[run.sh]
#!/bin/bash
# the make line also repeats each setting of config.mk as NAME=value (left out here)
make -C /OpenROAD-flow-scripts/flow DESIGN_CONFIG=/design/flow/config.mk WORK_HOME=/design/flow/orfs CLKGATE_MAP_FILE= finish
[config.mk]
export PLATFORM = sky130hd
export DESIGN_NAME = gift_shop_part1
export DESIGN_NICKNAME = gift_shop_part1
export VERILOG_FILES = /design/flow/design.v
export SDC_FILE = /design/flow/constraint.sdc
export NUM_CORES = 4
export LEC_CHECK = 0
export CAP_MARGIN = 20
export CORE_ASPECT_RATIO = 0.67
export CORE_MARGIN = 2
export CORE_UTILIZATION = 71
export PLACE_DENSITY_LB_ADDON = 0.0
export SETUP_SLACK_MARGIN = 1.68
export SLEW_MARGIN = 40
[constraint.sdc]
create_clock -name core_clock -period 9.66 [get_ports {clk}]
set_input_delay 1.9320 -clock core_clock [delete_from_list [all_inputs] [get_ports {clk}]]
set_output_delay 1.9320 -clock core_clock [all_outputs]
set_load 0.01 [all_outputs]
[design.v]
module gift_shop_part1(
    input clk, 
    input rst,
    input [31:0] data_in,   
    input valid_in,         
    output ready,       
    output reg finished,
    output reg [63:0] result
);
    localparam LENGTH = 34; 
    localparam HEX_LENGTH = 40;
    reg [1:0] word_cnt;
    reg [79:0] range_buffer;
    reg range_ready;
    wire [HEX_LENGTH-1:0] range_start_in;
    wire [HEX_LENGTH-1:0] range_end_in;
    assign range_start_in = range_buffer[79:40];
    assign range_end_in = range_buffer[39:0];
    assign ready = !rst;  
    reg stage1_valid;
    reg [HEX_LENGTH-1:0] stage1_range_start;
    reg [HEX_LENGTH-1:0] stage1_range_end;
    reg [31:0] stage1_start_len;
    reg [31:0] stage1_end_len;
    reg stage2_valid;
    reg [HEX_LENGTH-1:0] stage2_range_start;
    reg [HEX_LENGTH-1:0] stage2_range_end;
    reg [31:0] stage2_start_len;
    reg stage3_valid;
    reg [39:0] stage3_high_nibbles_start, stage3_high_nibbles_end;
    reg [39:0] stage3_low_nibbles_start,  stage3_low_nibbles_end;
    reg [31:0] stage3_half_len;
    reg stage4_valid;
    reg [31:0] stage4_half_len;
    reg [319:0] stage4_t_fstart, stage4_t_fend;
    reg [319:0] stage4_t_sstart, stage4_t_send;
    reg stage5_valid;
    reg [31:0] stage5_half_len;
    reg [159:0] stage5_L1_fstart, stage5_L1_fend;
    reg [159:0] stage5_L1_sstart, stage5_L1_send;
    reg stage6_valid;
    reg [31:0] stage6_half_len;
    reg [31:0] stage6_f_start, stage6_f_end;
    reg [31:0] stage6_s_start, stage6_s_end;
    reg stage7_valid;
    reg stage7_range_valid;
    reg [31:0] stage7_half_start;
    reg [31:0] stage7_half_end;
    reg [31:0] stage7_half_len;
    wire [31:0] stage2_half_len_wire;
    reg stage8_valid;
    reg stage8_range_valid;
    reg [31:0] stage8_mul_const;
    reg [31:0] stage8_sum_const;
    reg [31:0] stage8_addition;
    reg [31:0] stage8_half_len;
    wire [31:0] stage7_sub_const;
    reg stage10_valid, stage10_range_valid;
    reg [63:0] stage10_prod_mid;    
    reg [31:0] stage10_addition_q; 
    reg [31:0] stage10_half_len_q;
    reg stage9_valid, stage9_range_valid;
    reg [63:0] stage9_prod_partial;
    reg [31:0] stage9_addition_q;
    reg [31:0] stage9_half_len_q;
    reg [63:0] stage12_factor;
    reg  stage11_valid;
    reg stage11_range_valid;
    reg [63:0] stage11_immediate_sum;
    reg [31:0] stage11_half_len;
    reg stage12_valid, stage12_range_valid;
    reg [63:0] stage12_immediate_sum;
    reg stage13_valid, stage13_range_valid;
    reg [63:0] stage13_prod_partial;
    reg stage14_valid;
    reg stage14_range_valid;
    reg [63:0] stage14_result;
    reg [63:0] sum;
    reg [31:0] ranges_completed;
    function [31:0] length;
        input [HEX_LENGTH-1:0] number;
        begin
            if(number[39:36] != 0) length = 32'd10;
            else if(number[35:32] != 0) length = 32'd9;
            else if(number[31:28] != 0) length = 32'd8;
            else if(number[27:24] != 0) length = 32'd7;
            else if(number[23:20] != 0) length = 32'd6;
            else if(number[19:16] != 0) length = 32'd5;
            else if(number[15:12] != 0) length = 32'd4;
            else if(number[11:8] != 0) length = 32'd3;
            else if(number[7:4] != 0) length = 32'd2;
            else length = 32'd1;
        end
    endfunction
    function [319:0] extract_decimal_stage1; 
        input [39:0] bcd;
        input [31:0] num_digits;
        reg [31:0] t0, t1, t2, t3, t4, t5, t6, t7, t8, t9;
        begin
            t0 = (num_digits >= 1) ? bcd[3:0] : 32'd0;
            t1 = (num_digits >= 2) ? bcd[7:4] * 10 : 32'd0;
            t2 = (num_digits >= 3) ? bcd[11:8] * 100 : 32'd0;
            t3 = (num_digits >= 4) ? bcd[15:12] * 1000 : 32'd0;
            t4 = (num_digits >= 5) ? bcd[19:16] * 10000 : 32'd0;
            t5 = (num_digits >= 6) ? bcd[23:20] * 100000 : 32'd0;
            t6 = (num_digits >= 7) ? bcd[27:24] * 1000000 : 32'd0;
            t7 = (num_digits >= 8) ? bcd[31:28] * 10000000 : 32'd0;
            t8 = (num_digits >= 9) ? bcd[35:32] * 100000000 : 32'd0;
            t9 = (num_digits >= 10) ? bcd[39:36] * 1000000000 : 32'd0;
            extract_decimal_stage1 = {t9, t8, t7, t6, t5, t4, t3, t2, t1, t0};
        end
    endfunction
    function [159:0] extract_decimal_stage2; 
        input [319:0] stage1_output;  
        reg [31:0] t0, t1, t2, t3, t4, t5, t6, t7, t8, t9;
        reg [31:0] sum_L1_0, sum_L1_1, sum_L1_2, sum_L1_3, sum_L1_4;
        begin
            t0 = stage1_output[31:0];
            t1 = stage1_output[63:32];
            t2 = stage1_output[95:64];
            t3 = stage1_output[127:96];
            t4 = stage1_output[159:128];
            t5 = stage1_output[191:160];
            t6 = stage1_output[223:192];
            t7 = stage1_output[255:224];
            t8 = stage1_output[287:256];
            t9 = stage1_output[319:288];
            sum_L1_0 = t0 + t1;
            sum_L1_1 = t2 + t3;
            sum_L1_2 = t4 + t5;
            sum_L1_3 = t6 + t7;
            sum_L1_4 = t8 + t9;
            extract_decimal_stage2 = {sum_L1_4, sum_L1_3, sum_L1_2, sum_L1_1, sum_L1_0};
        end
    endfunction
    function [31:0] extract_decimal_stage3;
        input [159:0] stage2_output; 
        reg [31:0] sum_L1_0, sum_L1_1, sum_L1_2, sum_L1_3, sum_L1_4;
        reg [31:0] sum_L2_0, sum_L2_1, sum_L2_2;
        begin
            sum_L1_0 = stage2_output[31:0];
            sum_L1_1 = stage2_output[63:32];
            sum_L1_2 = stage2_output[95:64];
            sum_L1_3 = stage2_output[127:96];
            sum_L1_4 = stage2_output[159:128];
            sum_L2_0 = sum_L1_0 + sum_L1_1;
            sum_L2_1 = sum_L1_2 + sum_L1_3;
            sum_L2_2 = sum_L1_4;
            extract_decimal_stage3 = sum_L2_0 + sum_L2_1 + sum_L2_2;
        end
    endfunction
    function [63:0] power_ten;
        input [31:0] exp;
        begin
            case(exp)
                0: power_ten = 64'd1;
                1: power_ten = 64'd10;
                2: power_ten = 64'd100;
                3: power_ten = 64'd1000;
                4: power_ten = 64'd10000;
                5: power_ten = 64'd100000;
                default: power_ten = 64'd1;
            endcase
        end
    endfunction
    localparam CHUNK1 = 2'd0;
    localparam CHUNK2 = 2'd1;
    localparam CHUNK3 = 2'd2;
    always @(posedge clk) begin
        if (rst) begin
            word_cnt <= 0;
            range_ready <= 0;
        end else begin
            range_ready <= 0;
            if (valid_in && ready) begin
                case(word_cnt)
                    CHUNK1: begin
                        range_buffer[31:0] <= data_in;
                        word_cnt <= 2'd1;
                    end
                    CHUNK2: begin
                        range_buffer[63:32] <= data_in;
                        word_cnt <= 2'd2;
                    end
                    CHUNK3: begin
                        range_buffer[79:64] <= data_in[15:0];
                        range_ready <= 1;
                        word_cnt <= 2'd0;
                    end
                endcase
            end
        end
    end
    always @(posedge clk) begin
        if (rst) begin
            stage1_valid <= 0;
        end else begin
            if (range_ready) begin
                stage1_valid <= 1;
                stage1_range_start <= range_start_in;
                stage1_range_end <= range_end_in;
                stage1_start_len <= length(range_start_in);
                stage1_end_len <= length(range_end_in);
            end else begin
                stage1_valid <= 0;
            end
        end
    end
    always @(posedge clk) begin
        if (rst) begin
            stage2_valid <= 0;
        end else begin
            if (stage1_valid) begin
                if (stage1_start_len[0] == 1'b1 && stage1_end_len[0] == 1'b1 && 
                    stage1_start_len >= stage1_end_len) begin
                    stage2_range_start <= 40'h0000000002;
                    stage2_range_end <= 40'h0000000001;
                    stage2_start_len <= 32'd2;
                    stage2_valid <= 1;
                end else begin
                    if (stage1_start_len[0] == 1'b1) begin
                        stage2_range_start <= 40'h1 << (stage1_start_len << 2);
                        stage2_start_len <= stage1_start_len + 1;
                    end else begin
                        stage2_range_start <= stage1_range_start;
                        stage2_start_len <= stage1_start_len;
                    end
                    if (stage1_end_len[0] == 1'b1) begin 
                        stage2_range_end <= 40'h9999999999;
                    end else begin
                        stage2_range_end <= stage1_range_end;
                    end
                    stage2_valid <= 1;
                end
            end else begin
                stage2_valid <= 0;
            end
        end
    end
    assign stage2_half_len_wire = stage2_start_len >> 1;
    always @(posedge clk) begin
        if (rst) begin
            stage3_valid <= 0;
        end else begin
            stage3_valid <= stage2_valid;
            if (stage2_valid) begin
                stage3_half_len <= stage2_half_len_wire;
                stage3_high_nibbles_start <= stage2_range_start >> (stage2_half_len_wire << 2);
                stage3_high_nibbles_end <= stage2_range_end >> (stage2_half_len_wire << 2);
                stage3_low_nibbles_start <= stage2_range_start;
                stage3_low_nibbles_end <= stage2_range_end;
            end
        end
    end
    always @(posedge clk) begin
        if (rst) begin
            stage4_valid <= 0;
        end else begin
            stage4_valid <= stage3_valid;
            if (stage3_valid) begin
                stage4_half_len <= stage3_half_len;
                stage4_t_fstart <= extract_decimal_stage1(stage3_high_nibbles_start, stage3_half_len);
                stage4_t_fend <= extract_decimal_stage1(stage3_high_nibbles_end, stage3_half_len);
                stage4_t_sstart <= extract_decimal_stage1(stage3_low_nibbles_start, stage3_half_len);
                stage4_t_send <= extract_decimal_stage1(stage3_low_nibbles_end, stage3_half_len);
            end
        end
    end
    always @(posedge clk) begin
        if (rst) begin
            stage5_valid <= 0;
        end else begin
            stage5_valid <= stage4_valid;
            if (stage4_valid) begin
                stage5_half_len <= stage4_half_len;
                stage5_L1_fstart <= extract_decimal_stage2(stage4_t_fstart);
                stage5_L1_fend <= extract_decimal_stage2(stage4_t_fend);
                stage5_L1_sstart <= extract_decimal_stage2(stage4_t_sstart);
                stage5_L1_send <= extract_decimal_stage2(stage4_t_send);
            end
        end
    end
    always @(posedge clk) begin
        if (rst) begin
            stage6_valid <= 0;
        end else begin
            stage6_valid <= stage5_valid;
            if (stage5_valid) begin
                stage6_half_len <= stage5_half_len;
                stage6_f_start <= extract_decimal_stage3(stage5_L1_fstart);
                stage6_f_end <= extract_decimal_stage3(stage5_L1_fend);
                stage6_s_start <= extract_decimal_stage3(stage5_L1_sstart);
                stage6_s_end <= extract_decimal_stage3(stage5_L1_send);
            end
        end
    end
    always @(posedge clk) begin
        if (rst) begin
            stage7_valid <= 0;
            stage7_range_valid <= 0;
        end else begin
            stage7_valid <= stage6_valid;
            stage7_range_valid <= stage6_valid;
            if (stage6_valid) begin
                stage7_half_len <= stage6_half_len;
                stage7_half_start <= (stage6_s_start > stage6_f_start) ? (stage6_f_start + 1) : stage6_f_start;
                stage7_half_end <= (stage6_s_end < stage6_f_end) ? (stage6_f_end - 1) : stage6_f_end;
            end
        end
    end 
    assign stage7_sub_const = stage7_half_end - stage7_half_start;
    always @(posedge clk) begin
        if (rst) begin
            stage8_valid <= 0;
            stage8_range_valid <= 0;
        end else begin
            stage8_range_valid <= stage7_range_valid;
            if (stage7_valid && (stage7_half_end >= stage7_half_start)) begin
                stage8_sum_const <= stage7_half_start + stage7_half_end;
                stage8_half_len <= stage7_half_len;
                if (stage7_sub_const[0]) begin
                    stage8_addition <= 0;
                    stage8_mul_const <= (stage7_sub_const >> 1) + 1;
                end else begin
                    stage8_addition <= (stage7_half_start + stage7_half_end) >> 1;
                    stage8_mul_const <= stage7_sub_const >> 1;
                end
                stage8_valid <= 1;
            end else begin
                stage8_valid <= 0;
            end
        end
    end
    always @(posedge clk) begin
        if (rst) begin
            stage9_valid <= 0;
            stage9_range_valid <= 0;
        end else begin
            stage9_valid <= stage8_valid;
            stage9_range_valid <= stage8_range_valid;
            if (stage8_valid) begin
                stage9_prod_partial <= stage8_mul_const * stage8_sum_const;
                stage9_addition_q <= stage8_addition;
                stage9_half_len_q <= stage8_half_len;
            end
        end
    end
    always @(posedge clk) begin
        if (rst) begin
            stage10_valid <= 0;
            stage10_range_valid <= 0;
        end else begin
            stage10_valid <= stage9_valid;
            stage10_range_valid <= stage9_range_valid;
            if (stage9_valid) begin
                stage10_prod_mid <= stage9_prod_partial;
                stage10_addition_q <= stage9_addition_q;
                stage10_half_len_q <= stage9_half_len_q;
            end
        end
    end
    always @(posedge clk) begin
        if (rst) begin
            stage11_valid <= 0;
            stage11_range_valid <= 0;
        end else begin
            stage11_valid <= stage10_valid;
            stage11_range_valid <= stage10_range_valid;
            if (stage10_valid) begin
                stage11_immediate_sum <= stage10_prod_mid + stage10_addition_q;
                stage11_half_len <= stage10_half_len_q;
            end
        end
    end
    always @(posedge clk) begin
        if(rst) begin
            stage12_valid <= 0;
            stage12_range_valid <= 0;
        end else begin
            stage12_valid <= stage11_valid;
            stage12_range_valid <= stage11_range_valid;
            stage12_immediate_sum <= stage11_immediate_sum;
            stage12_factor <= power_ten(stage11_half_len) + 1;
        end
    end
    always @(posedge clk) begin
        if (rst) begin
            stage13_valid <= 0;
            stage13_range_valid <= 0;
        end else begin
            stage13_valid <= stage12_valid;
            stage13_range_valid <= stage12_range_valid;
            if (stage12_valid) begin
                stage13_prod_partial <= stage12_immediate_sum * stage12_factor;
            end
        end
    end
    always @(posedge clk) begin
        if (rst) begin
            stage14_valid <= 0;
            stage14_range_valid <= 0;
        end else begin
            stage14_valid <= stage13_valid;
            stage14_range_valid <= stage13_range_valid;
            if (stage13_valid) begin
                stage14_result <= stage13_prod_partial;
            end
        end
    end
    always @(posedge clk) begin
        if (rst) begin
            sum <= 0;
            finished <= 0;
            result <= 0;
            ranges_completed <= 0;
        end else begin
            if (stage14_valid) begin
                sum <= sum + stage14_result;
            end
            if (stage14_range_valid) begin
                ranges_completed <= ranges_completed + 1;
            end
            if (ranges_completed == LENGTH - 1 && stage14_range_valid && !finished) begin
                finished <= 1;
                result <= sum + (stage14_valid ? stage14_result : 64'd0);
            end
        end
    end
endmodule
==> run summary, run 1 <==
fresh numbers from the pnr run: outcome finished clean, CP Depth 37, end of the worst register-to-register path stage13_prod_partial[55], Post-synth regs approximately 2300, Net Switching 14.22 mW, Log Warnings ~180, clock root cell clkbuf_16, pin count of the biggest net entering global routing 156, ao+oa area frac 0.07924, Post-route DRC 0, wire per inst approximately 23 um, Peak supply drop roughly 0.00056 V, IO Port Bufs 100, synthesized net count about 22000, MUX area fraction 0.006850, max_slew headroom 0.3300, FP Core Util 0.7128, Setup violations, final 0, crit-path max cell delay 530 ps, Int Power 25.18 mW, Setup crit end kind flip-flop, Reg2Reg Depth 37, die height between 400 and 500 um, row count between 150 and 200, Ports 101, combinational power roughly 19 mW, clock-pin slew on the worst setup and hold paths approximately 70 ps, Total Routing Usage GR 0.3666, FFs w/ async S/R, synth 0, Required @ worst endpoint between 10000 and 15000 ps, Max Slew Vio Count 0, Power Density between 150 and 200 mW/mm^2, post-synth top area cell edfxtp_1, final wirelength 503.9 mm, Setup crit start stage12_factor[4], Overflow after GRT 0, DP Area 0.2001 sq mm, min-delay src stage11_immediate_sum[58], total core area 0.2727 sq mm, Worst Hold End stage12_immediate_sum[58], combinational share of power 0.478, Seq pwr share 0.289, Yosys Chip Area ~0.2 sq mm, TritonCTS clock tree built, global-route wire length before repair 782.2 mm, # H-tree levels 4, GPL Wtd Cong around 0.96, crit path to stage13_prod_partial[55], chip area between 0.2 and 0.3 sq mm, worst slew pin tran about 1000 ps, CP delay by family, top adder cells, Critical path buffers and inverters 14, unrepaired setup endpoints after global routing yes, Slowest cell on crit path fa_1, Post-Synth Simple-Gate Area 0.1278, post-route cell area 0.2129 sq mm, Hold WC Path Type flip-flop to flip-flop, RR Startpoint stage12_factor[4], Sequential Power around 11 mW, area added between synthesis and finish 9.537%, Switching Fraction 0.3609, vias in the first global route 133800, critical path peak fanout 7, MaxCap Viol Count 0, Top pwr grp combinational logic, DP HPWL 383.9 mm, clock skew after layout slightly above 70 ps, XORs/XNORs by Area 0.04781, initial antenna violation count 27, DR vias between 100k and 150k, period utilization 0.9171, cell total in the yosys stat output ~18000, Horiz. Die Dim 643.2 um, # clock sinks around 2300, WP data arrival 9510 ps, Lkg Pwr between 90 and 100 nW, CP dominant cell by count fa_1, Cell Type Count 98, Post-synth seq share 0.3447, adder-cell share of the synthesized area 0.3323, Fin. Hold Viols 0, Tmin final between 8000 and 9000 ps, final setup TNS 0 ps, Setup CP Type flip-flop to flip-flop, Starting DRT DRC Count between 10000 and 15000, clock network power between 9 and 10 mW, Area leader share 0.3256, Post-Syn Instances ~18000, clk latency late pin 920 ps, Max Clk Rate approximately 110 MHz, 1st-pass router iterations 10, DR vias/cell around 6.1, CTS max path bufs 4, count of library flops with an enable pin between 2000 and 2500, Top non-seq family adder cells, count leader, synth inv_1, Top cells by area edfxtp_1, fa_1, ha_1, Commonest cells post-synth inv_1, ha_1, edfxtp_1, fa_1, nand2_1, top_reg_cell synth edfxtp_1, R2R Setup Slk around 800 ps, Hold Path Stages 0, Cell Area, Synth 0.1943 sq mm, Num CTS Buffers 223, Synth Warn # 1, crit start category flip-flop, fin nets 22470, fillers 17910, average instance area after synthesis between 10 and 15 sq um, clock group share of total power 0.232, antenna-violating nets left 0
-- metrics by stage --
stage               utilization  setup WS [ps]  instances  total power, mW  hold slack (ps)
finish                   0.7808          801.0      22230            39.39            378.8
global route             0.7808          535.6      22230            41.69            393.3
CTS                      0.7739          916.2      22140            37.26            370.8
detailed placement       0.7340          11.84      21540            24.94            404.5
global placement         0.7330          15.39      21530            24.78            400.9
floorplan                     -          -1379      18120            21.40            400.3
-- repair_timing --
| item | CTS | global route |
|---|---|---|
| resized | 294 | 206 |
| endpoints found under the hold margin | 0 | 0 |
| pin swaps | 137 | 204 |
| hold buffers | 0 | 0 |
| gates cloned | 8 | 1 |
| buffers inserted | 200 | 74 |
| endpoints found under the setup margin | 68 | 62 |
-- routing by layer --
metal,share of wire,up-vias,track usage
met5,0.00029,-,0
met4,0.022,16,0.07684
met3,0.13,774,0.1131
met2,0.40,6526,0.4987
met1,0.45,66440,0.5763
li1,-,60880,-
-- area by class of cell --
| class | count | area [sq um] | share of cell area |
|---|---|---|---|
| clock buffers | 261 | 5857 | 0.02751 |
| repair buffers | 639 | 6361 | 0.02988 |
| multi-input cells | 12660 | 117900 | 0.5537 |
| clock inverters | 139 | 1541 | 0.007241 |
| diodes | 3 | 7.507 | 0.00003526 |
| flip-flops and latches | 2293 | 67000 | 0.3147 |
| inverters | 2575 | 9671 | 0.04543 |
| well taps | 3657 | 4576 | 0.02149 |
==> inputs of run 2 (changes only) <==
Settings changed: CORE_ASPECT_RATIO 0.67 to unset, CORE_UTILIZATION 71 to 72, PLACE_DENSITY_LB_ADDON 0.0 to unset, SETUP_SLACK_MARGIN 1.68 to 1.17, SLEW_MARGIN 40 to 20.
Clock period 9.66 ns to 7.95 ns, I/O delays scaled along.
==> run summary, run 2 <==
fresh numbers from the pnr run: outcome complete, but fails checks, Layout Check Fails negative setup slack, Yosys Chip Area 0.1943 sq mm (unchanged), Max Clk Rate 110.2 MHz (-2.4%), cell total in the yosys stat output 18120 (unchanged), fin nets 22880 (+1.8%), CP delay by family, top adder cells, crit start category flip-flop, end of the worst register-to-register path stage13_prod_partial[35], die height 523.5 um (+21%), Setup CP Type flip-flop to flip-flop, Tmin final 9078 ps (+219.3 ps), crit path to stage13_prod_partial[35], Setup crit start stage12_factor[8], min-delay src stage11_immediate_sum[19], Post-synth seq share 0.3447 (unchanged), crit-path max cell delay 560 ps (+30 ps), Log Warnings 175 (unchanged), Commonest cells post-synth inv_1, ha_1, edfxtp_1, fa_1, nand2_1, Worst Hold End stage12_immediate_sum[19], post-synth top area cell edfxtp_1, RR Startpoint stage12_factor[8], combinational power 28.5 mW (+52%), final worst slack -1128 ps (-1929 ps), Total Routing Usage GR 0.3615 (-0.005038), Fin. Hold Viols 0 (unchanged), clock root cell clkbuf_16, Max Slew Vio Count 0 (unchanged), Setup crit end kind flip-flop, clock group share of total power 0.219 (-0.013), average instance area after synthesis 10.73 sq um (unchanged), Post-route DRC 0 (unchanged), combinational share of power 0.526 (+0.048), area added between synthesis and finish 12.24%, 1st-pass router iterations 6 (-4), top_reg_cell synth edfxtp_1, clock network power 11.8 mW (+29%), Top cells by area edfxtp_1, fa_1, ha_1, DP HPWL 381.9 mm (-0.53%), adder-cell share of the synthesized area 0.3323 (unchanged), # H-tree levels 4 (unchanged), max_slew headroom 0.2259 (-0.1041), DR vias 135500 (+0.65%), synthesized net count 22200 (unchanged), MUX area fraction 0.006850 (unchanged), count leader, synth inv_1, count of library flops with an enable pin 2107 (unchanged), Net Switching 19.71 mW (+39%), CP dominant cell by count fa_1, unrepaired setup endpoints after global routing yes, initial antenna violation count 18 (-33%), Switching Fraction 0.3639 (+0.002999), worst slew pin tran 1161 ps (+162.2 ps), Power Density 248.3 mW/mm^2 (+34%), DP Area 0.2041 sq mm (+2.0%), GPL Wtd Cong 0.9380 (-2.4%), Int Power 34.45 mW (+37%), R2R Setup Slk -1130 ps (-1930 ps), Hold WC Path Type flip-flop to flip-flop, antenna-violating nets left 0 (unchanged), Top pwr grp combinational logic, clock skew after layout 104.8 ps (+33.24 ps), chip area 0.2741 sq mm (-1.4%), CTS max path bufs 4 (unchanged), Setup violations, final 41 (+41), IO Port Bufs 100 (unchanged), Overflow after GRT 0 (unchanged), Sequential Power 13.8 mW (+21%), period utilization 1.142 (+0.2248), placed instance count 21910 (+1.8%), Required @ worst endpoint 8540 ps (-1770 ps), pin count of the biggest net entering global routing 165 (+5.8%), XORs/XNORs by Area 0.04781 (unchanged), Peak supply drop 0.0007458 V (+32%), Hold Path Stages 0 (unchanged), Lkg Pwr 97.18 nW (+2.8%), FP Core Util 0.7248 (+0.01196), post-route cell area 0.2181 sq mm (+2.5%), ao+oa area frac 0.07924 (unchanged), wire per inst 22.17 um (-2.2%), Top non-seq family adder cells, Starting DRT DRC Count 11480 (-23%), Critical path buffers and inverters 15 (+1), total core area 0.2682 sq mm (-1.7%), Num CTS Buffers 242 (+8.5%), Seq pwr share 0.256 (-0.033), Ports 101 (unchanged), DR vias/cell 6.003 (-0.88%), global-route wire length before repair 765.5 mm (-2.1%), # clock sinks 2293 (unchanged), Synth Warn # 1 (unchanged), vias in the first global route 138300 (+3.3%), FFs w/ async S/R, synth 0 (unchanged), utilization after layout 0.8135 (+0.03272), WP data arrival 9660 ps (+150 ps), row count 190 (+21%), Post-Synth Simple-Gate Area 0.1278 (unchanged), MaxCap Viol Count 0 (unchanged), Post-Syn Instances 18120 (unchanged), TritonCTS clock tree built, final wirelength 500.4 mm (-0.69%), critical path peak fanout 7 (unchanged), Slowest cell on crit path fa_1, clk latency late pin 950 ps (+30 ps), CP Depth 38 (+2.7%), Post-Layout Cell Count 22580 (+1.5%), Area leader share 0.3256 (unchanged), Cell Area, Synth 0.1943 sq mm (unchanged), Reg2Reg Depth 38 (+2.7%), Horiz. Die Dim 523.5 um (-19%), Cell Type Count 98 (unchanged), Post-synth regs 2293 (unchanged), clock-pin slew on the worst setup and hold paths 60 ps (about the same), cts hold-fix bufs 0 (unchanged)
## run 2: cell type report
class | instances | area [sq um]
clock inverter | 154 | 1819
tap | 3552 | 4444
timing repair buffer | 1027 | 9886
multi-input combinational | 12660 | 118800
sequential | 2293 | 67000
inverter | 2575 | 9671
clock buffer | 299 | 6452
antenna | 11 | 27.53
fill | 15840 | 50010
## run 2: through the flow
step	power (mW)	setup slack (ps)	hold WS (ps)	TNS, ps
after global placement	33.55	-1007	400.5	-18350
after floorplan	26.01	-2747	400.3	-1927980
after CTS	48.26	-707.8	363.9	-9650
final	54.16	-1128	369.2	-27490
after global routing	56.84	-1266	385.5	-34920
after detailed placement	33.99	-1135	404.5	-21770
## run 2: what timing repair did
action                                  4_1_cts  5_1_grt
resized                                     379      452
setup buffers                                97       84
pin swaps                                   220      295
cloned                                       10        5
endpoints found under the setup margin       91       99
## run 2: layer usage
layer	wire length, um	vias up	track usage
met5	46	-	0
met4	26160	6	0.1521
met3	41770	1291	0.06049
met2	237500	5438	0.5997
met1	194900	67090	0.4745
li1	-	61690	-
==> inputs of run 3 (changes only) <==
Settings changed: CORE_ASPECT_RATIO set to 1.08, CTS_CLUSTER_SIZE set to 50, HOLD_SLACK_MARGIN set to 0.29, PLACE_DENSITY_LB_ADDON set to 0.0, SETUP_SLACK_MARGIN 1.17 to 1.68, SLEW_MARGIN 20 to 10, TNS_END_PERCENT set to 65.
Clock period 7.95 ns to 5.73 ns, I/O delays scaled along.
==> run summary, run 3 <==
fresh numbers from the pnr run: average instance area after synthesis 10.73 sq um (unchanged), Cell Type Count 98 (unchanged), cts hold-fix bufs 0 (unchanged), Worst Hold End stage14_result[25], ao+oa area frac 0.07924 (unchanged), Setup violations, final 106 (+160%), fin nets 23070 (+0.86%), Critical path buffers and inverters 12 (-3), clock skew after layout 104.9 ps (+0.1120 ps), Yosys Chip Area 0.1943 sq mm (unchanged), combinational power 34.7 mW (+22%), MUX area fraction 0.006850 (unchanged), CP dominant cell by count fa_1, 1st-pass router iterations 14 (+8), Sequential Power 19.2 mW (+39%), post-route cell area 0.2190 sq mm (+0.39%), CP Depth 35 (-7.9%), Tmin final 8672 ps (-406.7 ps), vias in the first global route 141400 (+2.2%), Cell Area, Synth 0.1943 sq mm (unchanged), GPL Wtd Cong 0.9403 (+0.25%), synthesized net count 22200 (unchanged), Post-Syn Instances 18120 (unchanged), final worst slack -2942 ps (-1813 ps), crit path to stage13_prod_partial[55], critical path peak fanout 6 (-1), Max Clk Rate 115.3 MHz (+4.7%), post-synth top area cell edfxtp_1, Fin. Hold Viols 0 (unchanged), FP Core Util 0.7224 (-0.002386), Top non-seq family adder cells, wire per inst 21.07 um (-5.0%), Post-route DRC 0 (unchanged), RR Startpoint stage12_factor[7], placed instance count 22170 (+1.2%), pin count of the biggest net entering global routing 162 (-1.8%), Setup crit end kind flip-flop, count leader, synth inv_1, clk latency late pin 970 ps (+20 ps), global-route wire length before repair 753.5 mm (-1.6%), Lkg Pwr 98.00 nW (+0.84%), Area leader share 0.3256 (unchanged), Required @ worst endpoint 6340 ps (-2200 ps), Int Power 45.75 mW (+33%), Horiz. Die Dim 503.9 um (-3.7%), count of library flops with an enable pin 2107 (unchanged), initial antenna violation count 9 (-9), Hold Path Stages 0 (unchanged), row count 198 (+4.2%), Setup CP Type flip-flop to flip-flop, total core area 0.2690 sq mm (+0.33%), Starting DRT DRC Count 9461 (-18%), Log Warnings 178 (+1.7%), # H-tree levels 4 (unchanged), min-delay src stage13_prod_partial[25], Post-synth seq share 0.3447 (unchanged), Setup crit start stage12_factor[7], DP Area 0.2059 sq mm (+0.87%), unrepaired setup endpoints after global routing yes, top_reg_cell synth edfxtp_1, Post-Layout Cell Count 22820 (+1.1%), Synth Warn # 1 (unchanged), clock-pin slew on the worst setup and hold paths 60 ps (about the same), IO Port Bufs 100 (unchanged), die height 543.9 um (+3.9%), TritonCTS clock tree built, Reg2Reg Depth 35 (-7.9%), worst slew pin tran 1235 ps (+73.61 ps), Switching Fraction 0.3470 (-0.01696), period utilization 1.513 (+0.3714), Overflow after GRT 0 (unchanged), hold slack 370.6 ps (+1.414 ps), DP HPWL 373.4 mm (-2.2%), Power Density 319.9 mW/mm^2 (+29%), Post-synth regs 2293 (unchanged), Num CTS Buffers 240 (-0.83%), Max Slew Vio Count 0 (unchanged), CP delay by family, top adder cells, # clock sinks 2293 (unchanged), WP data arrival 9280 ps (-380 ps), clock root cell clkbuf_16, combinational share of power 0.496 (-0.030), Hold WC Path Type flip-flop to flip-flop, Top pwr grp combinational logic, Total Routing Usage GR 0.3503 (-0.01125), final wirelength 480.7 mm (-3.9%), crit-path max cell delay 550 ps (about the same), XORs/XNORs by Area 0.04781 (unchanged), CTS max path bufs 4 (unchanged), Ports 101 (unchanged), adder-cell share of the synthesized area 0.3323 (unchanged), DR vias 134600 (-0.65%), DR vias/cell 5.901 (-1.7%), end of the worst register-to-register path stage13_prod_partial[55], max_slew headroom 0.1768 (-0.04907), chip area 0.2741 sq mm (about the same), Commonest cells post-synth inv_1, ha_1, edfxtp_1, fa_1, nand2_1, clock group share of total power 0.230 (+0.011), Peak supply drop 0.0008244 V (+11%), Slowest cell on crit path fa_1, worst slack, placed -3512 ps (-2377 ps), FFs w/ async S/R, synth 0 (unchanged), Seq pwr share 0.274 (+0.018), Net Switching 24.31 mW (+23%), Top cells by area edfxtp_1, fa_1, ha_1, outcome complete, but fails checks, R2R Setup Slk -2940 ps (-1810 ps), antenna-violating nets left 0 (unchanged), area added between synthesis and finish 12.68%, Layout Check Fails negative setup slack, MaxCap Viol Count 0 (unchanged), cell total in the yosys stat output 18120 (unchanged), crit start category flip-flop, clock network power 16.1 mW (+36%), Post-Synth Simple-Gate Area 0.1278 (unchanged)
-- run 3: area by class of cell --
cell class	count	area, sq um
Multi-Input combinational cell	12660	118200
Sequential cell	2293	67000
Fill cell	16130	50050
Timing Repair Buffer	1225	11560
Inverter	2575	9671
Clock buffer	281	6259
Tap cell	3600	4504
Clock inverter	170	1773
Antenna cell	9	22.52
-- run 3: what timing repair did --
action | CTS | global route
gates resized | 477 | 295
buffers inserted | 115 | 53
setup endpoints to repair | 385 | 499
pin swaps | 273 | 178
cloned | 11 | 3
endpoints found under the hold margin | 0 | 0
-- run 3: stage by stage --
step                  util  total power [mW]  setup TNS, ps
floorplan                -             36.08       -4228320
global placement    0.7652             45.36        -208620
detailed placement  0.7652             46.18        -217340
CTS                 0.8075             66.92        -187710
global route        0.8139             74.28        -220500
finish              0.8140             70.06        -198990
-- run 3: layer usage --
metal | wire length [um] | up-vias | track usage
met3 | 25470 | 1585 | 0.04045
met1 | 176500 | 66440 | 0.4010
li1 | - | 62090 | -
met5 | 18 | - | 0
met2 | 247000 | 4520 | 0.6386
met4 | 31730 | 2 | 0.1961
==> inputs of run 4 (changes only) <==
Settings changed: CORE_ASPECT_RATIO 1.08 to 1.0, CTS_CLUSTER_SIZE 50 to 89, HOLD_SLACK_MARGIN 0.29 to unset, PLACE_DENSITY_LB_ADDON 0.0 to 0.02, SETUP_SLACK_MARGIN 1.68 to 1.74, SLEW_MARGIN 10 to 40, TNS_END_PERCENT 65 to unset.
Clock period 5.73 ns to 5.92 ns, I/O delays scaled along.
==> run summary, run 4 <==
fresh numbers from the pnr run: adder-cell share of the synthesized area 0.3323 (unchanged), Ports 101 (unchanged), Max Clk Rate 117.8 MHz (+2.2%), Num CTS Buffers 243 (+1.3%), min-delay src stage11_valid, average instance area after synthesis 10.73 sq um (unchanged), Net Switching 22.20 mW (-8.7%), Yosys Chip Area 0.1943 sq mm (unchanged), post-synth top area cell edfxtp_1, Synth Warn # 1 (unchanged), MUX area fraction 0.006850 (unchanged), clock-pin slew on the worst setup and hold paths 80 ps (+20 ps), final worst slack -2568 ps (+373.1 ps), Cell Type Count 98 (unchanged), clk latency late pin 980 ps (about the same), Setup crit end kind flip-flop, Area leader share 0.3256 (unchanged), Post-synth seq share 0.3447 (unchanged), Overflow after GRT 0 (unchanged), Fin. Hold Viols 0 (unchanged), FFs w/ async S/R, synth 0 (unchanged), CP dominant cell by count fa_1, vias in the first global route 139700 (-1.2%), period utilization 1.434 (-0.07950), DR vias/cell 5.928 (+0.47%), Critical path buffers and inverters 13 (+1), outcome complete, but fails checks, pin count of the biggest net entering global routing 164 (+1.2%), CTS max path bufs 4 (unchanged), # H-tree levels 4 (unchanged), Sequential Power 18.6 mW (-3%), CP delay by family, top adder cells, R2R Setup Slk -2570 ps (+370 ps), CP Depth 36 (+2.9%), Max Slew Vio Count 0 (unchanged), combinational power 30.5 mW (-12%), Top non-seq family adder cells, Worst Hold End stage12_valid, # clock sinks 2293 (unchanged), RR Startpoint stage12_factor[9], total core area 0.2682 sq mm (-0.33%), FP Core Util 0.7248 (+0.002386), Setup CP Type flip-flop to flip-flop, max_slew headroom 0.3455 (+0.1687), wire per inst 21.37 um (+1.4%), Required @ worst endpoint 6550 ps (+210 ps), critical path peak fanout 28 (+22), Hold WC Path Type flip-flop to flip-flop, DP HPWL 381.0 mm (+2.0%), Post-synth regs 2293 (unchanged), hold slack 395.0 ps (+24.45 ps), Lkg Pwr 97.59 nW (-0.42%), Power Density 298.1 mW/mm^2 (-6.8%), ao+oa area frac 0.07924 (unchanged), combinational share of power 0.470 (-0.026), Total Routing Usage GR 0.3585 (+0.008248), Switching Fraction 0.3423 (-0.004703), clock network power 15.8 mW (about the same), MaxCap Viol Count 0 (unchanged), Post-route DRC 0 (unchanged), worst slew pin tran 981.7 ps (-253.1 ps), clock group share of total power 0.243 (+0.013), end of the worst register-to-register path stage13_prod_partial[62], crit-path max cell delay 520 ps (-30 ps), GPL Wtd Cong 0.9526 (+1.3%), unrepaired setup endpoints after global routing yes, clock root cell clkbuf_16, die height 523.5 um (-3.7%), top_reg_cell synth edfxtp_1, Post-Synth Simple-Gate Area 0.1278 (unchanged), DR vias 134800 (+0.13%), row count 190 (-4.0%), synthesized net count 22200 (unchanged), Hold Path Stages 1 (+1), Starting DRT DRC Count 10420 (+10%), IO Port Bufs 100 (unchanged), Setup crit start stage12_factor[9], Slowest cell on crit path fa_1, count of library flops with an enable pin 2107 (unchanged), crit start category flip-flop, fin nets 23030 (-0.18%), Layout Check Fails negative setup slack, Horiz. Die Dim 523.5 um (+3.9%), final wirelength 486.0 mm (+1.1%), Tmin final 8488 ps (-183.1 ps), Cell Area, Synth 0.1943 sq mm (unchanged), Commonest cells post-synth inv_1, ha_1, edfxtp_1, fa_1, nand2_1, area added between synthesis and finish 11.94%, Top pwr grp combinational logic, global-route wire length before repair 762.9 mm (+1.2%), initial antenna violation count 13 (+4), Peak supply drop 0.0007691 V (-6.7%), clock skew after layout 102.2 ps (-2.725 ps), Seq pwr share 0.287 (+0.013), chip area 0.2741 sq mm (about the same), Int Power 42.65 mW (-6.8%), Post-Syn Instances 18120 (unchanged), cell total in the yosys stat output 18120 (unchanged), 1st-pass router iterations 6 (-8), Log Warnings 184 (+3.4%), Top cells by area edfxtp_1, fa_1, ha_1, Setup violations, final 106 (unchanged), XORs/XNORs by Area 0.04781 (unchanged), crit path to stage13_prod_partial[62], TritonCTS clock tree built, Pwr Total 64.85 mW (-7.4%), count leader, synth inv_1, antenna-violating nets left 0 (unchanged), WP data arrival 9120 ps (-160 ps), Reg2Reg Depth 36 (+2.9%)
run 4: per-stage QoR:
| step | setup TNS (ps) | setup slack [ps] | cell area [sq um] | std cells | util |
|---|---|---|---|---|---|
| after global routing | -194720 | -2881 | 217500 | 22730 | 0.8111 |
| final | -169580 | -2568 | 217600 | 22740 | 0.8113 |
| after detailed placement | -194400 | -3182 | 206300 | 22150 | 0.7692 |
| after floorplan | -3980720 | -4371 | 194400 | 18120 | - |
| after CTS | -165770 | -2541 | 216400 | 22680 | 0.8069 |
| after global placement | -185120 | -3017 | 206100 | 22140 | 0.7685 |
run 4: final cells by class:
type | instances | area [sq um]
Sequential cell | 2293 | 67000
Inverter | 2575 | 9668
Tap cell | 3552 | 4444
Timing Repair Buffer | 1181 | 10840
Multi-Input combinational cell | 12660 | 117400
Clock buffer | 287 | 6307
Fill cell | 16130 | 50610
Clock inverter | 169 | 1868
Antenna cell | 20 | 50.05
run 4: per-layer routing:
layer,share of wire,routed length (um),up-vias,global-route usage
li1,-,-,62030,-
met1,0.39,190100,66590,0.4546
met2,0.49,236300,4927,0.6098
met3,0.070,33910,1263,0.05488
met4,0.053,25570,6,0.1645
met5,0.000070,34,-,0
run 4: repair_timing:
item                       4_1_cts  5_1_grt
setup endpoints to repair      332      440
gates cloned                     3        0
pin swaps                      147      129
setup buffers                   63       43
hold buffers                     0        0
gates resized                  329      164
==> inputs of run 5 (changes only) <==
Settings changed: CORE_ASPECT_RATIO 1.0 to unset, CORE_UTILIZATION 72 to 40, CTS_CLUSTER_SIZE 89 to unset, PLACE_DENSITY set to 0.6, PLACE_DENSITY_LB_ADDON 0.02 to unset, SETUP_SLACK_MARGIN 1.74 to unset, SLEW_MARGIN 40 to 20.
Clock period 5.92 ns to 10.0 ns, I/O delays scaled along.
==> run summary, run 5 <==
fresh numbers from the pnr run: Switching Fraction 0.3365 (-0.005726), routed wl met3 19.35 mm (-43%), placed instance count 24250 (+9.5%), CP dominant cell by count fa_1, Top pwr grp combinational logic, top_reg_cell synth edfxtp_1, DR vias/cell 5.043 (-15%), row count 256 (+35%), MUX area fraction 0.006850 (unchanged), Peak supply drop 0.0003066 V (-60%), critical path peak fanout 14 (-50%), CP delay by family, top adder cells, CP Depth 29 (-19%), Ports 101 (unchanged), post-synth top area cell edfxtp_1, met2 routed WL 216.1 mm (-8.6%), logic area 0.1157 sq mm (-1.4%), max_slew headroom 0.1955 (-0.1501), Post-Syn Instances 18120 (unchanged), Power Density 155.8 mW/mm^2 (-48%), crit path to stage13_prod_partial[63], Post-route DRC 0 (unchanged), hold slack 381.8 ps (-13.23 ps), TritonCTS clock tree built, Max Slew Vio Count 0 (unchanged), Horiz. Die Dim 701.0 um (+34%), CTS max path bufs 4 (unchanged), XORs/XNORs by Area 0.04781 (unchanged), period utilization 0.9405 (-0.4933), Fin. Hold Viols 0 (unchanged), Overflow after GRT 0 (unchanged), clock network power 9.86 mW (-38%), M1 wire length 205.1 mm (+7.9%), DP HPWL 361.2 mm (-5.2%), Cell Type Count 98 (unchanged), clock-pin slew on the worst setup and hold paths 60 ps (-20 ps), global-route wire length before repair 725.2 mm (-4.9%), wire per inst 18.35 um (-14%), Top cells by area edfxtp_1, fa_1, ha_1, total core area 0.4849 sq mm (+81%), Sequential Power 11.0 mW (-41%), cell total in the yosys stat output 18120 (unchanged), Commonest cells post-synth inv_1, ha_1, edfxtp_1, fa_1, nand2_1, die height 701.0 um (+34%), register area 0.06700 sq mm (unchanged), Post-Layout Cell Count 24750 (+8.8%), antenna-violating nets left 0 (unchanged), Reg2Reg Depth 29 (-19%), Max Clk Rate 106.3 MHz (-9.7%), Num CTS Buffers 267 (+9.9%), GPL Wtd Cong 0.8727 (-8.4%), # clock sinks 2293 (unchanged), RR Startpoint stage12_immediate_sum[11], DR vias 124800 (-7.4%), outcome finished clean, clock group share of total power 0.299 (+0.056), Starting DRT DRC Count 7622 (-27%), Hold WC Path Type flip-flop to flip-flop, crit start category flip-flop, final worst slack 594.6 ps (+3163 ps), Post-Synth Simple-Gate Area 0.1278 (unchanged), Net Switching 11.10 mW (-50%), Area leader share 0.3256 (unchanged), Setup violations, final 0 (-100%), ao+oa area frac 0.07924 (unchanged), fillers 45620 (+180%), area added between synthesis and finish 8.945%, clk latency late pin 930 ps (-50 ps), Lkg Pwr 92.78 nW (-4.9%), MaxCap Viol Count 0 (unchanged), crit-path max cell delay 640 ps (+120 ps), 1st-pass router iterations 7 (+1), clock skew after layout 75.34 ps (-26.85 ps), initial antenna violation count 16 (+3), # H-tree levels 5 (+1), Cell Area, Synth 0.1943 sq mm (unchanged), Setup CP Type flip-flop to flip-flop, combinational power 12.1 mW (-60%), Yosys Chip Area 0.1943 sq mm (unchanged), count leader, synth inv_1, Int Power 21.88 mW (-49%), worst slack, placed 508.2 ps (+3691 ps), Post-synth regs 2293 (unchanged), Synth Warn # 1 (unchanged), Critical path buffers and inverters 5 (-8), R2R Setup Slk 590 ps (+3160 ps), Slowest cell on crit path edfxtp_1, Top non-seq family adder cells, unrepaired setup endpoints after global routing no, clock root cell clkbuf_16, synthesized net count 22200 (unchanged), Seq pwr share 0.334 (+0.047), fin nets 22150 (-3.8%), count of library flops with an enable pin 2107 (unchanged), Log Warnings 177 (-3.8%), Total Routing Usage GR 0.1854 (-0.1731), end of the worst register-to-register path stage13_prod_partial[63], Required @ worst endpoint 10600 ps (+4050 ps), WP data arrival 10000 ps (+880 ps), vias in the first global route 129200 (-7.5%), IO Port Bufs 100 (unchanged), FFs w/ async S/R, synth 0 (unchanged), FP Core Util 0.4008 (-0.3240), Tmin final 9405 ps (+917.0 ps), final wirelength 454.2 mm (-6.5%), chip area 0.4915 sq mm (+79%), combinational share of power 0.367 (-0.103), Setup crit start stage12_immediate_sum[11], Setup crit end kind flip-flop, average instance area after synthesis 10.73 sq um (unchanged), top sig layer met5, pin count of the biggest net entering global routing 174 (+6.1%), Hold Path Stages 0 (-1), worst slew pin tran 1207 ps (+225.1 ps), adder-cell share of the synthesized area 0.3323 (unchanged), Post-synth seq share 0.3447 (unchanged), Worst Hold End stage6_f_end[0], min-delay src stage5_L1_fend[0]
-- run 5: cell type report --
| type | instances | share of cell area |
|---|---|---|
| flip-flops and latches | 2293 | 0.3164 |
| repair buffers | 274 | 0.01172 |
| clock buffers | 322 | 0.03327 |
| well taps | 6450 | 0.03812 |
| diodes | 18 | 0.0002127 |
| inverters | 2575 | 0.04566 |
| multi-input cells | 12660 | 0.5463 |
| clock inverters | 151 | 0.008267 |
-- run 5: per-stage QoR --
stage	instance area, sq um	utilization	power (mW)	TNS [ps]
final	211700	0.4366	32.98	0
after global routing	211700	0.4365	35.56	0
after CTS	211600	0.4364	33.36	0
after detailed placement	202900	0.4183	23.34	0
after global placement	202700	0.4180	23.21	0
after floorplan	194400	-	20.68	-669610
-- run 5: routing by layer --
metal,up-vias,global-route usage
li1,60230,-
met1,61600,0.2491
met2,2348,0.3160
met3,617,0.02146
met4,2,0.05303
met5,-,0
-- run 5: timing repair --
item	CTS	global route
endpoints found under the setup margin	0	3
resized	0	1
setup buffers	0	3
hold buffers	0	0
==> inputs of run 6 (changes only) <==
Settings changed: CORE_ASPECT_RATIO set to 0.67, CORE_UTILIZATION 40 to 71, PLACE_DENSITY 0.6 to unset, PLACE_DENSITY_LB_ADDON set to 0.02, SETUP_SLACK_MARGIN set to 1.27, SLEW_MARGIN 20 to 40.
Clock period 10.0 ns to 8.6 ns, I/O delays scaled along.
==> run summary, run 6 <==
fresh numbers from the pnr run: outcome complete, but fails checks, Layout Check Fails negative setup slack, wire per inst 22.84 um (+24%), MUX area fraction 0.006850 (unchanged), Hold WC Path Type flip-flop to flip-flop, antenna-violating nets left 0 (unchanged), Setup crit start stage12_factor[9], top_reg_cell synth edfxtp_1, Overflow after GRT 0 (unchanged), critical path peak fanout 5 (-9), area added between synthesis and finish 10.93%, period utilization 1.022 (+0.08187), Setup crit end kind flip-flop, Num CTS Buffers 223 (-16%), Area leader share 0.3256 (unchanged), end of the worst register-to-register path stage13_prod_partial[63], Total Routing Usage GR 0.3666 (+0.1811), Hold Path Stages 0 (unchanged), clock network power 10.4 mW (+5%), Setup CP Type flip-flop to flip-flop, placed instance count 21740 (-10%), RR Startpoint stage12_factor[9], Setup violations, final 8 (+8), GPL Wtd Cong 0.9643 (+10%), row count 157 (-39%), vias in the first global route 134900 (+4.4%), Reg2Reg Depth 33 (+14%), chip area 0.2780 sq mm (-43%), count of library flops with an enable pin 2107 (unchanged), DP HPWL 386.0 mm (+6.9%), Synth Warn # 1 (unchanged), Ports 101 (unchanged), count leader, synth inv_1, Int Power 30.33 mW (+39%), Seq pwr share 0.270 (-0.064), final worst slack -192.7 ps (-787.3 ps), Peak supply drop 0.0008536 V (+180%), cts hold-fix bufs 0 (unchanged), Worst Hold End stage14_result[50], min-delay src stage13_prod_partial[50], cell total in the yosys stat output 18120 (unchanged), clock-pin slew on the worst setup and hold paths 60 ps (about the same), Power Density 219.7 mW/mm^2 (+41%), die height 432.3 um (-38%), max_slew headroom 0.3563 (+0.1609), pin count of the biggest net entering global routing 155 (-11%), Horiz. Die Dim 643.2 um (-8.3%), Fin. Hold Viols 0 (unchanged), Sequential Power 12.8 mW (+20%), TritonCTS clock tree built, CTS max path bufs 4 (unchanged), Slowest cell on crit path fa_1, CP delay by family, top adder cells, combinational share of power 0.510 (+0.143), FFs w/ async S/R, synth 0 (unchanged), total core area 0.2727 sq mm (-44%), Post-route DRC 0 (unchanged), ao+oa area frac 0.07924 (unchanged), Post-Syn Instances 18120 (unchanged), Switching Fraction 0.3597 (+0.02312), global-route wire length before repair 784.3 mm (+8.2%), Top cells by area edfxtp_1, fa_1, ha_1, WP data arrival 9370 ps (-630 ps), crit start category flip-flop, Log Warnings 182 (+2.8%), average instance area after synthesis 10.73 sq um (unchanged), final setup TNS -865.9 ps (-865.9 ps), DR vias 135000 (+8.2%), # H-tree levels 4 (-1), Cell Area, Synth 0.1943 sq mm (unchanged), R2R Setup Slk -190 ps (-790 ps), Starting DRT DRC Count 14550 (+91%), Post-Layout Cell Count 22380 (-9.5%), Max Clk Rate 113.7 MHz (+7.0%), CP dominant cell by count fa_1, Lkg Pwr 95.66 nW (+3.1%), clock root cell clkbuf_16, Yosys Chip Area 0.1943 sq mm (unchanged), clock group share of total power 0.220 (-0.079), FP Core Util 0.7128 (+0.3120), MaxCap Viol Count 0 (unchanged), Tmin final 8793 ps (-612.7 ps), Top non-seq family adder cells, IO Port Bufs 100 (unchanged), Top pwr grp combinational logic, # clock sinks 2293 (unchanged), Max Slew Vio Count 0 (unchanged), utilization after layout 0.7907 (+0.3541), adder-cell share of the synthesized area 0.3323 (unchanged), initial antenna violation count 32 (+16), Post-synth regs 2293 (unchanged), 1st-pass router iterations 8 (+1), Post-Synth Simple-Gate Area 0.1278 (unchanged), synthesized net count 22200 (unchanged), worst slew pin tran 965.5 ps (-241.3 ps), fin nets 22610 (+2.1%), post-synth top area cell edfxtp_1, combinational power 24.1 mW (+99%), Commonest cells post-synth inv_1, ha_1, edfxtp_1, fa_1, nand2_1, Net Switching 17.04 mW (+54%), final wirelength 511.2 mm (+13%), unrepaired setup endpoints after global routing yes, crit path to stage13_prod_partial[63], Required @ worst endpoint 9180 ps (-1420 ps), crit-path max cell delay 550 ps (-90 ps), clock skew after layout 94.38 ps (+19.04 ps), XORs/XNORs by Area 0.04781 (unchanged), Cell Type Count 98 (unchanged), Post-synth seq share 0.3447 (unchanged), clk latency late pin 940 ps (about the same), Critical path buffers and inverters 10 (+5), CP Depth 33 (+14%), DR vias/cell 6.032 (+20%)
run 6: area by class of cell:
| cell class | count | area [sq um] |
|---|---|---|
| antenna | 13 | 32.53 |
| clock buffer | 248 | 5715 |
| clock inverter | 156 | 1853 |
| fill | 17440 | 57060 |
| inverter | 2575 | 9668 |
| multi-input combinational | 12660 | 118400 |
| sequential | 2293 | 67000 |
| tap | 3657 | 4576 |
| timing repair buffer | 778 | 8391 |
run 6: timing repair:
action	4_1_cts	5_1_grt
cloned	11	16
pin swaps	210	290
setup endpoints to repair	79	85
gates resized	406	338
buffers inserted	108	89
endpoints found under the hold margin	0	0
run 6: routing by layer:
metal	track usage	vias up	wire (um)
li1	-	61160	-
met3	0.1123	746	69850
met2	0.5002	6530	202400
met1	0.5780	66570	228200
met5	0.002933	-	217
met4	0.06992	20	10480
run 6: per-stage QoR:
step / power (mW) / setup slack, ps / hold slack (ps) / area (sq um)
2_1_floorplan: 24.04 / -2227 / 400.3 / 194400
3_3_place_gp: 29.96 / -475.6 / 400.8 / 201900
3_5_place_dp: 30.18 / -508.4 / 404.5 / 202100
4_1_cts: 43.81 / -96.22 / 353.9 / 212900
5_1_grt: 50.03 / -433.1 / 355.8 / 215600
6_report: 47.37 / -192.7 / 345.5 / 215600
==> inputs of run 7 (changes only) <==
Settings changed: CORE_ASPECT_RATIO 0.67 to unset, CORE_UTILIZATION 71 to 63, CTS_CLUSTER_SIZE set to 35, MAX_ROUTING_LAYER set to met4, PLACE_DENSITY set to 0.6, PLACE_DENSITY_LB_ADDON 0.02 to unset, SETUP_SLACK_MARGIN 1.27 to unset, SLEW_MARGIN 40 to 20, TNS_END_PERCENT set to 5.
Clock period 8.6 ns to 7.86 ns, I/O delays scaled along.
==> run summary, run 7 <==
fresh numbers from the pnr run: die height 559.4 um (+29%), ao+oa area frac 0.07924 (unchanged), Overflow after GRT 0 (unchanged), antenna-violating nets left 0 (unchanged), Power Density 233.8 mW/mm^2 (+6.4%), unrepaired setup endpoints after global routing yes, Post-synth seq share 0.3447 (unchanged), post-synth top area cell edfxtp_1, crit start category flip-flop, hold slack 379.3 ps (+33.73 ps), critical path peak fanout 4 (-1), crit path to stage13_prod_partial[63], crit-path max cell delay 520 ps (-30 ps), IO Port Bufs 100 (unchanged), end of the worst register-to-register path stage13_prod_partial[63], wire per inst 20.54 um (-10%), period utilization 1.088 (+0.06558), worst slew pin tran 1138 ps (+172.7 ps), Hold WC Path Type flip-flop to flip-flop, final wirelength 473.0 mm (-7.5%), Int Power 33.02 mW (+8.8%), Synth Warn # 1 (unchanged), Post-route DRC 0 (unchanged), DR vias 130100 (-3.6%), worst slack, placed -1402 ps (-893.6 ps), area added between synthesis and finish 11.17%, average instance area after synthesis 10.73 sq um (unchanged), placed instance count 22500 (+3.5%), Setup CP Type flip-flop to flip-flop, Required @ worst endpoint 8460 ps (-720 ps), max_slew headroom 0.2412 (-0.1152), Yosys Chip Area 0.1943 sq mm (unchanged), Top cells by area edfxtp_1, fa_1, ha_1, DP HPWL 382.9 mm (-0.81%), clk latency late pin 930 ps (about the same), final worst slack -691.6 ps (-498.9 ps), Top pwr grp combinational logic, # H-tree levels 5 (+1), Commonest cells post-synth inv_1, ha_1, edfxtp_1, fa_1, nand2_1, FFs w/ async S/R, synth 0 (unchanged), Net Switching 17.50 mW (+2.7%), Max Slew Vio Count 0 (unchanged), fin nets 22790 (+0.78%), clock skew after layout 112.6 ps (+18.17 ps), Sequential Power 14.0 mW (+9%), FP Core Util 0.6345 (-0.07833), Pwr Total 50.52 mW (+6.6%), # clock sinks 2293 (unchanged), initial antenna violation count 13 (-59%), Area leader share 0.3256 (unchanged), min-delay src stage9_addition_q[26], clock-pin slew on the worst setup and hold paths 80 ps (+20 ps), Starting DRT DRC Count 8785 (-40%), Cell Type Count 98 (unchanged), TritonCTS clock tree built, Top non-seq family adder cells, Fin. Hold Viols 0 (unchanged), GPL Wtd Cong 0.9497 (-1.5%), adder-cell share of the synthesized area 0.3323 (unchanged), Post-Layout Cell Count 23030 (+2.9%), row count 203 (+29%), count of library flops with an enable pin 2107 (unchanged), global-route wire length before repair 748.2 mm (-4.6%), Ports 101 (unchanged), MUX area fraction 0.006850 (unchanged), post-route cell area 0.2160 sq mm (+0.21%), MaxCap Viol Count 0 (unchanged), top_reg_cell synth edfxtp_1, Critical path buffers and inverters 13 (+3), Tmin final 8552 ps (-241.1 ps), Hold Path Stages 0 (unchanged), count leader, synth inv_1, Post-synth regs 2293 (unchanged), Reg2Reg Depth 36 (+9.1%), RR Startpoint stage12_factor[7], CP Depth 36 (+9.1%), chip area 0.3130 sq mm (+13%), synthesized net count 22200 (unchanged), Setup crit end kind flip-flop, CP dominant cell by count fa_1, Max Clk Rate 116.9 MHz (+2.8%), Seq pwr share 0.277 (+0.007), vias in the first global route 134100 (-0.57%), utilization after layout 0.7053 (-0.08540), Peak supply drop 0.0006716 V (-21%), total core area 0.3063 sq mm (+12%), CP delay by family, top adder cells, Total Routing Usage GR 0.3155 (-0.05107), cell total in the yosys stat output 18120 (unchanged), Switching Fraction 0.3465 (-0.01321), DP Area 0.2051 sq mm (+1.4%), 1st-pass router iterations 8 (unchanged), Log Warnings 178 (-2.2%), Post-Synth Simple-Gate Area 0.1278 (unchanged), Horiz. Die Dim 559.4 um (-13%), Post-Syn Instances 18120 (unchanged), Cell Area, Synth 0.1943 sq mm (unchanged), clock group share of total power 0.252 (+0.032), WP data arrival 9150 ps (-220 ps), clock root cell clkbuf_16, clock network power 12.7 mW (+22%), final setup TNS -10370 ps (-9500 ps), XORs/XNORs by Area 0.04781 (unchanged), outcome complete, but fails checks, R2R Setup Slk -690 ps (-500 ps), Layout Check Fails negative setup slack, Lkg Pwr 96.45 nW (+0.82%), Setup crit start stage12_factor[7], DR vias/cell 5.650 (-6.3%), Slowest cell on crit path fa_1, combinational share of power 0.471 (-0.039), combinational power 23.8 mW (about the same), pin count of the biggest net entering global routing 152 (-1.9%), CTS max path bufs 4 (unchanged), Worst Hold End stage10_addition_q[26], Setup violations, final 33 (+25), Num CTS Buffers 264 (+18%)
-- run 7: layout make-up --
cell class / count / area [sq um]
Antenna cell: 6 / 15.01
Fill cell: 22830 / 90270
Clock inverter: 172 / 2118
Multi-Input combinational cell: 12660 / 117000
Clock buffer: 308 / 6874
Tap cell: 4100 / 5130
Inverter: 2575 / 9671
Timing Repair Buffer: 914 / 8199
Sequential cell: 2293 / 67000
-- run 7: what timing repair did --
| action | CTS | global route |
|---|---|---|
| pin swaps | 98 | 74 |
| endpoints found under the setup margin | 54 | 59 |
| gates resized | 169 | 117 |
| buffers inserted | 38 | 9 |
| hold buffers | 0 | 0 |
| gates cloned | 4 | 0 |
-- run 7: routing by layer --
layer / GRT usage / routed length, um / up-vias
li1: - / - / 61510
met1: 0.4077 / 201100 / 64370
met2: 0.5161 / 226200 / 3366
met3: 0.04232 / 27650 / 879
met4: 0.1050 / 18120 / 0
met5: - / 0 / -
==> inputs of run 8 (changes only) <==
Settings changed: CORE_UTILIZATION 63 to 72, CTS_CLUSTER_SIZE 35 to unset, MAX_ROUTING_LAYER met4 to unset, PLACE_DENSITY 0.6 to unset, PLACE_DENSITY_LB_ADDON set to 0.08, SETUP_SLACK_MARGIN set to 1.38, TNS_END_PERCENT 5 to unset.
Clock period 7.86 ns to 8.58 ns, I/O delays scaled along.
==> run summary, run 8 <==
fresh numbers from the pnr run: Post-route DRC 0 (unchanged), Num CTS Buffers 242 (-8.3%), FP Core Util 0.7248 (+0.09029), clock skew after layout 108.0 ps (-4.504 ps), WP data arrival 9200 ps (+50 ps), DP HPWL 368.8 mm (-3.7%), Critical path buffers and inverters 7 (-6), chip area 0.2741 sq mm (-12%), unrepaired setup endpoints after global routing yes, Lkg Pwr 95.72 nW (-0.76%), Required @ worst endpoint 9180 ps (+720 ps), Area leader share 0.3256 (unchanged), DR vias 133400 (+2.5%), Peak supply drop 0.0005687 V (-15%), clock root cell clkbuf_16, worst slack, placed -525.2 ps (+876.9 ps), cell total in the yosys stat output 18120 (unchanged), R2R Setup Slk -20 ps (+680 ps), synthesized net count 22200 (unchanged), Max Clk Rate 116.3 MHz (-0.51%), Setup CP Type flip-flop to flip-flop, clk latency late pin 970 ps (+40 ps), count of library flops with an enable pin 2107 (unchanged), area added between synthesis and finish 10.68%, Switching Fraction 0.3464 (about the same), Cell Area, Synth 0.1943 sq mm (unchanged), Post-Synth Simple-Gate Area 0.1278 (unchanged), Hold WC Path Type flip-flop to flip-flop, top_reg_cell synth edfxtp_1, count leader, synth inv_1, Fin. Hold Viols 0 (unchanged), final worst slack -15.69 ps (+675.9 ps), final wirelength 484.2 mm (+2.4%), Yosys Chip Area 0.1943 sq mm (unchanged), Top pwr grp combinational logic, row count 190 (-6.4%), Sequential Power 12.8 mW (-9%), CP Depth 31 (-14%), combinational share of power 0.471 (about the same), Max Slew Vio Count 0 (unchanged), RR Startpoint stage12_factor[5], clock group share of total power 0.243 (-0.009), Reg2Reg Depth 31 (-14%), 1st-pass router iterations 7 (-1), period utilization 1.002 (-0.08615), antenna-violating nets left 0 (unchanged), crit-path max cell delay 550 ps (+30 ps), combinational power 21.1 mW (-11%), IO Port Bufs 100 (unchanged), Commonest cells post-synth inv_1, ha_1, edfxtp_1, fa_1, nand2_1, crit start category flip-flop, outcome complete, but fails checks, Post-Layout Cell Count 22340 (-3.0%), global-route wire length before repair 751.5 mm (+0.44%), clock network power 10.9 mW (-10%), wire per inst 21.68 um (+5.5%), pin count of the biggest net entering global routing 174 (+14%), Setup crit end kind flip-flop, Worst Hold End stage5_half_len[3], average instance area after synthesis 10.73 sq um (unchanged), critical path peak fanout 5 (+1), # H-tree levels 4 (-1), TritonCTS clock tree built, Post-synth regs 2293 (unchanged), Starting DRT DRC Count 10150 (+16%), Setup crit start stage12_factor[5], Layout Check Fails negative setup slack, Post-synth seq share 0.3447 (unchanged), placed instance count 21690 (-3.6%), max_slew headroom 0.2005 (-0.04066), Net Switching 15.52 mW (-11%), Top cells by area edfxtp_1, fa_1, ha_1, min-delay src stage4_half_len[3], Setup violations, final 1 (-97%), Hold Path Stages 0 (unchanged), Slowest cell on crit path fa_1, crit path to stage13_prod_partial[63], Total Routing Usage GR 0.3530 (+0.03748), Overflow after GRT 0 (unchanged), Power Density 208.2 mW/mm^2 (-11%), adder-cell share of the synthesized area 0.3323 (unchanged), XORs/XNORs by Area 0.04781 (unchanged), GPL Wtd Cong 0.9505 (about the same), Horiz. Die Dim 523.5 um (-6.4%), end of the worst register-to-register path stage13_prod_partial[63], CP delay by family, top adder cells, worst slew pin tran 1184 ps (+45.50 ps), Synth Warn # 1 (unchanged), DR vias/cell 5.973 (+5.7%), Ports 101 (unchanged), Int Power 29.28 mW (-11%), # clock sinks 2293 (unchanged), MaxCap Viol Count 0 (unchanged), Cell Type Count 98 (unchanged), die height 523.5 um (-6.4%), total core area 0.2682 sq mm (-12%), Tmin final 8596 ps (+44.14 ps), clock-pin slew on the worst setup and hold paths 70 ps (about the same), ao+oa area frac 0.07924 (unchanged), MUX area fraction 0.006850 (unchanged), vias in the first global route 138900 (+3.6%), post-synth top area cell edfxtp_1, fin nets 22640 (-0.65%), Log Warnings 188 (+5.6%), CP dominant cell by count fa_1, Post-Syn Instances 18120 (unchanged), Top non-seq family adder cells, Pwr Total 44.80 mW (-11%), FFs w/ async S/R, synth 0 (unchanged), Seq pwr share 0.286 (+0.009), initial antenna violation count 20 (+7), CTS max path bufs 4 (unchanged)
==> run 8: per-stage QoR <==
stage / util / TNS (ps) / cell area, sq um / hold slack, ps
final: 0.8022 / -15.69 / 215100 / 391.1
after global routing: 0.8020 / -1453 / 215100 / 399.2
after CTS: 0.7944 / 0 / 213000 / 385.0
after detailed placement: 0.7542 / -4284 / 202200 / 404.5
after global placement: 0.7541 / -2502 / 202200 / 400.2
after floorplan: - / -1501160 / 194400 / 400.3
==> run 8: final cells by class <==
cell class / instances / area (sq um)
multi-input combinational: 12660 / 117900
sequential: 2293 / 67000
fill: 16280 / 53040
inverter: 2575 / 9668
timing repair buffer: 789 / 7831
clock buffer: 303 / 6566
tap: 3552 / 4444
clock inverter: 144 / 1647
antenna: 19 / 47.55
==> run 8: metal layers <==
metal | GRT usage | part of all wire | wire (um)
met1 | 0.4319 | 0.38 | 182400
met3 | 0.05079 | 0.069 | 33530
met5 | 0 | 0.000064 | 31
met2 | 0.6099 | 0.49 | 237400
met4 | 0.1840 | 0.064 | 30850
==> run 8: what timing repair did <==
action	in CTS	in global routing
buffers inserted	114	53
cloned	8	3
hold buffers	0	0
endpoints found under the hold margin	0	0
pin swaps	180	272
setup endpoints to repair	81	88
gates resized	327	326
Power figures rest on the tool's default switching activity, not on a simulated workload.
